==> flow/design.v <==
`timescale 1ns/1ps
module fir(
	input			clk_100k,
	input			rst_n,
	input 	signed [8:0]	samp_in,
	output 	signed [8:0]	fir_out	
);
wire	signed [15:0]	b[0:20];
reg	signed [8:0]	samp[0:20]; 
wire signed [24:0]	mult[0:20];
wire signed [33:0]	sum;
assign b[0] = 16'h0312;
assign b[1] = 16'h03F8;
assign b[2] = 16'h0694;
assign b[3] = 16'h0AAD;
assign b[4] = 16'h0FE6;
assign b[5] = 16'h15BC;
assign b[6] = 16'h1B9F;
assign b[7] = 16'h20F9;
assign b[8] = 16'h2539;
assign b[9] = 16'h27F6;
assign b[10] = 16'h28E9;
assign b[11] = 16'h27F6;
assign b[12] = 16'h2539;
assign b[13] = 16'h20F9;
assign b[14] = 16'h1B9F;
assign b[15] = 16'h15BC;
assign b[16] = 16'h0FE6;
assign b[17] = 16'h0AAD;
assign b[18] = 16'h0694;
assign b[19] = 16'h03F8;
assign b[20] = 16'h0312;
integer i;
always @(posedge clk_100k or negedge rst_n) begin
	if(!rst_n) begin
		for(i=20;i>=0;i=i-1)begin
			samp[i] <= 0;
		end
	end
	else begin  
		for(i=20;i>0;i=i-1)begin
			samp[i] <= samp[i-1];
		end
		samp[0] <= samp_in;
	end
end
genvar j;
for(j=0;j<=20;j=j+1)begin
	assign mult[j] = $signed(samp[j])*$signed(b[j]);
end
assign sum = mult[0]+mult[1]+mult[2]+mult[3]+mult[4]+mult[5]+mult[6]+mult[7]+mult[8]+mult[9]+mult[10]+mult[11]+mult[12]+mult[13]+mult[14]+mult[15]+mult[16]+mult[17]+mult[18]+mult[19]+mult[20];
assign fir_out = sum[24:16];
endmodule
make LEC_CHECK=0 ABC_AREA=1 CAP_MARGIN=15 CORE_MARGIN=2 CORE_UTILIZATION=72 CTS_CLUSTER_DIAMETER=226 CTS_CLUSTER_SIZE=74 SETUP_SLACK_MARGIN=2.7 SLEW_MARGIN=20 finish   # period 9.29 ns
run.sh (not shown) runs the stock make flow with config.mk's settings and CLKGATE_MAP_FILE=.
The baseline ran to the end with violations: setup timing.
Rerun with:
--- a/flow/config.mk
+++ b/flow/config.mk
@@ -12,3 +12,2 @@
-export CTS_CLUSTER_DIAMETER = 226
-export CTS_CLUSTER_SIZE = 74
-export SETUP_SLACK_MARGIN = 2.7
+export CTS_CLUSTER_DIAMETER = 396
+export SETUP_SLACK_MARGIN = -0.56
==> flow/constraint.sdc (replaced) <==
create_clock -name core_clock -period 11.9 [get_ports {clk_100k}]
set_input_delay 2.3800 -clock core_clock [delete_from_list [all_inputs] [get_ports {clk_100k}]]
set_output_delay 2.3800 -clock core_clock [all_outputs]
set_load 0.01 [all_outputs]
Outcome: The changed run completed and failed the layout checks on setup timing; register-to-register slack gets better by 2800 ps; wire length went down by about 10%; via count went down by 5.9%; synthesized area does not change; critical path depth stays the same; cell count went down by 2.8%; worst hold slack is about the same; setup slack improved by 2300 ps; utilization falls by 2.0 points.
Rerun with:
--- a/flow/config.mk
+++ b/flow/config.mk
@@ -8 +7,0 @@
-export ABC_AREA = 1
@@ -12,2 +11 @@
-export CTS_CLUSTER_DIAMETER = 396
-export SETUP_SLACK_MARGIN = -0.56
+export SETUP_SLACK_MARGIN = -0.94
==> flow/constraint.sdc (replaced) <==
create_clock -name core_clock -period 13.4 [get_ports {clk_100k}]
set_input_delay 2.6800 -clock core_clock [delete_from_list [all_inputs] [get_ports {clk_100k}]]
set_output_delay 2.6800 -clock core_clock [all_outputs]
set_load 0.01 [all_outputs]
- The new run produced a layout that fails on setup timing
- worst hold slack loses 16 ps
- die area drops by 1.7%
- synthesized area is lower by 1.7%
- wire length drops by 3.5%
Rerun with:
--- a/flow/config.mk
+++ b/flow/config.mk
@@ -7,0 +8 @@
+export ABC_AREA = 1
@@ -11 +12,2 @@
-export SETUP_SLACK_MARGIN = -0.94
+export CTS_CLUSTER_DIAMETER = 396
+export SETUP_SLACK_MARGIN = 1.1
==> flow/constraint.sdc (replaced) <==
create_clock -name core_clock -period 12.6 [get_ports {clk_100k}]
set_input_delay 2.5200 -clock core_clock [delete_from_list [all_inputs] [get_ports {clk_100k}]]
set_output_delay 2.5200 -clock core_clock [all_outputs]
set_load 0.01 [all_outputs]
After rerunning: The changed run finished but fails on setup timing; non-clock buffer count goes up by 49; final area goes up by 3.3%; synthesized cell count goes up by 8.3%; core utilization goes up by 2.1 points; cell count goes up by 7.0%.

---

Starts from the design.v that is shown in full above.
==> flow/config.mk <==
export PLATFORM = sky130hd
export DESIGN_NAME = fir
export DESIGN_NICKNAME = fir
export VERILOG_FILES = /design/flow/design.v
export SDC_FILE = /design/flow/constraint.sdc
export NUM_CORES = 4
export LEC_CHECK = 0
export CAP_MARGIN = 20
export CELL_PAD_IN_SITES_DETAIL_PLACEMENT = 2
export CELL_PAD_IN_SITES_GLOBAL_PLACEMENT = 2
export CORE_ASPECT_RATIO = 0.6
export CORE_MARGIN = 8
export CORE_UTILIZATION = 72
export CTS_CLUSTER_DIAMETER = 52
export GPL_ROUTABILITY_DRIVEN = 1
export MIN_ROUTING_LAYER = met2
export PLACE_DENSITY_LB_ADDON = 0.21
export SLEW_MARGIN = 20
export TNS_END_PERCENT = 90
==> flow/constraint.sdc <==
create_clock -name core_clock -period 19.7 [get_ports {clk_100k}]
set_input_delay 3.9400 -clock core_clock [delete_from_list [all_inputs] [get_ports {clk_100k}]]
set_output_delay 3.9400 -clock core_clock [all_outputs]
set_load 0.01 [all_outputs]
The starting point did not get past global placement without I/O on FLW-0024.
Change:
==> flow/config.mk (replaced) <==
export PLATFORM = sky130hd
export DESIGN_NAME = fir
export DESIGN_NICKNAME = fir
export VERILOG_FILES = /design/flow/design.v
export SDC_FILE = /design/flow/constraint.sdc
export NUM_CORES = 4
export LEC_CHECK = 0
export CAP_MARGIN = 20
export CELL_PAD_IN_SITES_GLOBAL_PLACEMENT = 1
export CORE_ASPECT_RATIO = 0.5
export CORE_MARGIN = 2
export CORE_UTILIZATION = 68
export CTS_CLUSTER_DIAMETER = 272
export CTS_CLUSTER_SIZE = 99
export GPL_ROUTABILITY_DRIVEN = 0
export MIN_ROUTING_LAYER = met1
export SLEW_MARGIN = 20
=> The changed run produced a clean layout; die size falls by a few percent; area after synthesis is unchanged; synthesized cell count is unchanged.
Change:
==> flow/config.mk (replaced) <==
export PLATFORM = sky130hd
export DESIGN_NAME = fir
export DESIGN_NICKNAME = fir
export VERILOG_FILES = /design/flow/design.v
export SDC_FILE = /design/flow/constraint.sdc
export NUM_CORES = 4
export LEC_CHECK = 0
export CAP_MARGIN = 20
export CORE_MARGIN = 2
export CORE_UTILIZATION = 40
export SLEW_MARGIN = 20
==> flow/constraint.sdc (replaced) <==
create_clock -name core_clock -period 15.8 [get_ports {clk_100k}]
set_input_delay 3.1600 -clock core_clock [delete_from_list [all_inputs] [get_ports {clk_100k}]]
set_output_delay 3.1600 -clock core_clock [all_outputs]
set_load 0.01 [all_outputs]
Effect: The new run ran to the end with no violations; flip-flop count stays the same; synthesized area is unchanged; via count drops by 2.1%; global-route usage went down by 16 points; worst setup slack degrades by 1.8 ns; clock-buffer cell count grows by 1; core utilization came out lower by 28 points; first-iteration DRC count decreases by about 23%; final area goes up by about 4.5%; critical path depth stays the same.
Change:
--- a/flow/config.mk
+++ b/flow/config.mk
@@ -7,5 +7,9 @@
 export LEC_CHECK = 0
+export ABC_AREA = 1
 export CAP_MARGIN = 20
 export CORE_MARGIN = 2
-export CORE_UTILIZATION = 40
+export CORE_UTILIZATION = 72
+export CTS_CLUSTER_DIAMETER = 178
+export CTS_CLUSTER_SIZE = 98
 export SLEW_MARGIN = 20
+export TNS_END_PERCENT = 5
==> flow/constraint.sdc (replaced) <==
create_clock -name core_clock -period 9.16 [get_ports {clk_100k}]
set_input_delay 1.8320 -clock core_clock [delete_from_list [all_inputs] [get_ports {clk_100k}]]
set_output_delay 1.8320 -clock core_clock [all_outputs]
set_load 0.01 [all_outputs]
After rerunning: The changed run finished but failed the layout checks on negative setup slack; worst setup slack degrades by 5.2 ns; non-clock buffer count is higher by 888.

---

Setup of 01-18:
// fir: RTL as listed in full above, without the edits since
Settings: LEC_CHECK=0, CAP_MARGIN=15, CELL_PAD_IN_SITES_GLOBAL_PLACEMENT=3, CORE_ASPECT_RATIO=1.59, CORE_MARGIN=2, CORE_UTILIZATION=33, CTS_CLUSTER_DIAMETER=156, CTS_CLUSTER_SIZE=40, GPL_ROUTABILITY_DRIVEN=0, GPL_TIMING_DRIVEN=1, HOLD_SLACK_MARGIN=0.09, MAX_ROUTING_LAYER=met4, PLACE_DENSITY_LB_ADDON=0.17, SLEW_MARGIN=20, TNS_END_PERCENT=90; clock period 16.0 ns.
Modified inputs, 04-06 compared to 01-18
# 01-18
export LEC_CHECK = 0
export CAP_MARGIN = 15
export CELL_PAD_IN_SITES_GLOBAL_PLACEMENT = 3
export CORE_ASPECT_RATIO = 1.59
export CORE_MARGIN = 2
export CORE_UTILIZATION = 33
export CTS_CLUSTER_DIAMETER = 156
export CTS_CLUSTER_SIZE = 40
export GPL_ROUTABILITY_DRIVEN = 0
export GPL_TIMING_DRIVEN = 1
export HOLD_SLACK_MARGIN = 0.09
export MAX_ROUTING_LAYER = met4
export PLACE_DENSITY_LB_ADDON = 0.17
export SLEW_MARGIN = 20
export TNS_END_PERCENT = 90
create_clock -name core_clock -period 16.0 [get_ports {clk_100k}]
# 04-06
export LEC_CHECK = 0
export CAP_MARGIN = 15
export CORE_MARGIN = 2
export CORE_UTILIZATION = 72
export SETUP_SLACK_MARGIN = -0.89
export SLEW_MARGIN = 20
create_clock -name core_clock -period 13.4 [get_ports {clk_100k}]
[summary]
04-06 finished every stage; the final checks, however, were not passed, the failures being negative setup slack. Global-route usage over all layers | 04-06 above 01-18. 04-06 vs 01-18: area inside the core boundary down. Row relative slew slack: 04-06 higher / 01-18 lower. In 04-06, area share of buffers outside the clock network is higher than in 01-18.

---

run 1:
Starts from the design.v that is shown in full above.
Settings: LEC_CHECK=0, CAP_MARGIN=20, CORE_MARGIN=2, CORE_UTILIZATION=66, SETUP_SLACK_MARGIN=3.02, SLEW_MARGIN=20; clock period 10.9 ns.
Ran to the end and failed final checks on negative setup slack: run 1.
Modified inputs, run 2 compared to run 1
-- flow/config.mk --
<<< run 1, line 10
export CORE_UTILIZATION = 66
export SETUP_SLACK_MARGIN = 3.02
>>> run 2, line 10
export CORE_UTILIZATION = 43
==> flow/constraint.sdc <==
create_clock -name core_clock -period 15.8 [get_ports {clk_100k}]
set_input_delay 3.1600 -clock core_clock [delete_from_list [all_inputs] [get_ports {clk_100k}]]
set_output_delay 3.1600 -clock core_clock [all_outputs]
set_load 0.01 [all_outputs]
[summary]
Run 2 finished all stages; the layout is clean. Between run 2 and run 1, the die area is lower for run 1. From run 1 to run 2 the numbers moved as follows: worst path arrival time saw an increase, total area of sequential cells comparable, final cycle utilization of the critical path down 34 points. Run 2 does better than run 1 on routed wire length. Run 1 → run 2: vertical die size grew by 24%, critical path depth shrank by 12%.
## Diff of input files: run 3 against run 2
-- flow/config.mk --
<<< run 2, line 8
>>> run 3, line 8
export ABC_AREA = 1
<<< run 2, line 10
export CORE_UTILIZATION = 43
>>> run 3, line 11
export CORE_UTILIZATION = 72
==> flow/constraint.sdc <==
create_clock -name core_clock -period 24.7 [get_ports {clk_100k}]
set_input_delay 4.9400 -clock core_clock [delete_from_list [all_inputs] [get_ports {clk_100k}]]
set_output_delay 4.9400 -clock core_clock [all_outputs]
set_load 0.01 [all_outputs]
==> results <==
Run 3 ended up with fir_out[7] as its endpoint of the worst setup timing path; run 2 ended up with fir_out[8].
Looking at non-filler instance count after layout, run 3 sits 4.9% lower than run 2 does.
Design area (higher): run 2
Relative to run 2, the number of filler cells placed in the layout measured on run 3 has decreased by more than half.
Tap cell instance count for run 3 is lower than for run 2.
Re routed via count: run 2 was lower than run 3.
Run 3 vs. run 2: arrival time at the worst endpoint went up by 0.76 ns.
Input changes introduced in run 4 (baseline for comparison: run 3):
-- flow/config.mk --
<<< run 3, line 12
>>> run 4, line 12
export CTS_CLUSTER_DIAMETER = 223
export MAX_ROUTING_LAYER = met4
export SETUP_SLACK_MARGIN = 1.29
==> flow/constraint.sdc <==
create_clock -name core_clock -period 13.1 [get_ports {clk_100k}]
set_input_delay 2.6200 -clock core_clock [delete_from_list [all_inputs] [get_ports {clk_100k}]]
set_output_delay 2.6200 -clock core_clock [all_outputs]
set_load 0.01 [all_outputs]
==> comparison <==
Nothing crashed in run 4 and all stages finished; the problem is that the final layout failed, the offending checks being negative setup slack. The more densely filled core belongs to run 4, not run 3. Compared with run 3, in run 4 via count of the first global-routing pass has increased, average vias per placed instance +2.1%. Run 4 reports its beginning of the critical path as samp[5][5] while run 3 reports samp[9][0].

---

## lagoon
Starts from the design.v that is shown in full above.
Settings: LEC_CHECK=0, ABC_AREA=1, CAP_MARGIN=20, CORE_MARGIN=2, CORE_UTILIZATION=72, MAX_ROUTING_LAYER=met4, PLACE_DENSITY_LB_ADDON=0.01, SETUP_SLACK_MARGIN=1.16, SLEW_MARGIN=20; clock period 4.5 ns.
Every stage of lagoon finished as expected; the final checks, on the other hand, flagged setup timing, which means the layout fails.
Input-level comparison between tundra and lagoon:
- SETUP_SLACK_MARGIN: 1.16 -> 2.63
- PLACE_DENSITY: unset -> 0.35
- PLACE_DENSITY_LB_ADDON: 0.01 -> unset
- CTS_CLUSTER_DIAMETER: unset -> 223
- CAP_MARGIN: 20 -> 5
- the clock period (ns, I/O delays scaled along): 4.5 -> 9.16
Results
lagoon and tundra ended up with roughly the same post-detailed-placement cell area.
In tundra, the met1 routed wirelength after detailed routing came out about 3% below the value in lagoon.
tundra reports a higher count of instances resized after the clock tree is built than lagoon does.
Cmp tundra vs lagoon: minimum setup slack in the final design higher in tundra
tundra finished all stages; however, its layout fails the closing checks, the failures being setup timing.
Delta(wire length, tundra - lagoon) < 0
Row antenna cell count: tundra lower / lagoon higher

---

== job 1999 ==
RTL: the design.v shown in full above, as it stands there.
export LEC_CHECK = 0
export ABC_AREA = 1
export CAP_MARGIN = 20
export CELL_PAD_IN_SITES_GLOBAL_PLACEMENT = 1
export CORE_ASPECT_RATIO = 0.84
export CORE_MARGIN = 2
export CORE_UTILIZATION = 72
export CTS_CLUSTER_DIAMETER = 217
export CTS_CLUSTER_SIZE = 13
export GPL_ROUTABILITY_DRIVEN = 1
export MAX_ROUTING_LAYER = met4
export MIN_ROUTING_LAYER = met1
export PLACE_DENSITY_LB_ADDON = 0.21
export SLEW_MARGIN = 20
create_clock -name core_clock -period 12.7 [get_ports {clk_100k}]
Status job 1999: flow complete, layout not clean - setup timing
For job 2976, these inputs were changed with respect to job 1999:
Settings: clearing MAX_ROUTING_LAYER, which used to be met4; swapping 13 for 99 in CTS_CLUSTER_SIZE; swapping 0.84 for 1.47 in CORE_ASPECT_RATIO; swapping 217 for 272 in CTS_CLUSTER_DIAMETER; swapping 72 for 68 in CORE_UTILIZATION; clearing PLACE_DENSITY_LB_ADDON, which used to be 0.21; clearing ABC_AREA, which used to be 1; swapping 12.7 for 19.7 in the clock period (ns, I/O delays scaled along).
Findings:
- Compared with job 1999, the router placed fewer vias in job 2976.
- For job 2976, the start point of the critical path was samp[9][0], unlike job 1999, where it was samp[11][5].
- When job 2976 is set beside job 1999, its number of buffers inserted by post-CTS setup repair turns out to be 16 smaller.
- The flow did not stop early for job 2976: all stages ran, and the layout cleared the timing, DRC and antenna checks.
- The cell area after synthesis of job 2976 was superior to that of job 1999.
- Critical path depth for job 2976: about 5% down relative to job 1999
- First-pass GRT wire length delta for job 2976 relative to job 1999: 10% lower
- Cell area | job 2976 vs job 1999 | job 2976 smaller
- Total area of sequential cells of job 1999 is on par with job 2976.
Inputs modified between job 2976 and job 8386:
Settings: ABC_AREA now 1, previously not set; PLACE_DENSITY now 0.64, previously not set; CTS_CLUSTER_SIZE now 72, was 99; SETUP_SLACK_MARGIN now 4.55, previously not set; CORE_UTILIZATION now 72, was 68; CTS_CLUSTER_DIAMETER no longer set, was 272; CELL_PAD_IN_SITES_GLOBAL_PLACEMENT now 0, was 1; the clock period (ns, I/O delays scaled along) now 15.5, was 19.7.
--- outcome ---
Job 8386: no failed stages, no open violations at the end. Taking job 2976 as the reference, in job 8386 adder-cell share of the synthesized area down 1.2 points, required time reported for the critical path endpoint now smaller, horizontal die dimension -4.6 µm.
Setup changes, job 8386 to job 1752
Settings: CTS_CLUSTER_DIAMETER newly set to 217; PLACE_DENSITY_LB_ADDON newly set to 0.21; SETUP_SLACK_MARGIN removed (was 4.55); PLACE_DENSITY removed (was 0.64); CTS_CLUSTER_SIZE removed (was 72); MAX_ROUTING_LAYER newly set to met4; ABC_AREA removed (was 1); CELL_PAD_IN_SITES_GLOBAL_PLACEMENT changed from 0 to 1; the clock period (ns, I/O delays scaled along) changed from 15.5 to 12.7.
==> comparison <==
- Job 1752 vs job 8386: summed standard-cell area reported by yosys down in job 1752
- Compared with job 8386, job 1752 shows a higher post-layout net count.
- Changes observed in job 1752 relative to job 8386: design area shows an increase of about 5%; portion of the clock cycle consumed by the worst path in the final layout shows an increase of 20 points.
- Status job 1752: flow complete, layout not clean - setup timing
- Looking at number of setup violations in the final report, job 1752 sits 9 above job 8386.
- Job 1752 vs job 8386, top routing layer in use: met4 vs met5
- In job 1752 the adder-cell share of the synthesized area turned out 1.2 points higher than in job 8386.
Changes in job 3545 relative to job 1752:
Settings: CTS_CLUSTER_DIAMETER removed (was 217); GPL_ROUTABILITY_DRIVEN removed (was 1); CELL_PAD_IN_SITES_GLOBAL_PLACEMENT removed (was 1); CORE_ASPECT_RATIO removed (was 1.47); PLACE_DENSITY_LB_ADDON removed (was 0.21); MIN_ROUTING_LAYER removed (was met1); CORE_UTILIZATION changed from 72 to 40; MAX_ROUTING_LAYER removed (was met4); the clock period (ns, I/O delays scaled along) changed from 12.7 to 16.0.
--- outcome ---
- Job 3545 finished every step from synthesis to the final layout, and the layout passed the timing, DRC and antenna checks.
- When job 3545 is set beside job 1752, its combined area of the multi-input logic cells turns out to be 0.39% smaller.
- Going from job 1752 to job 3545, tap cell instance count grew by more than half.
- The global-route usage in job 3545 sits 24 points below the value recorded for job 1752.
- Diff job 1752..job 3545 | area after synthesis | unchanged
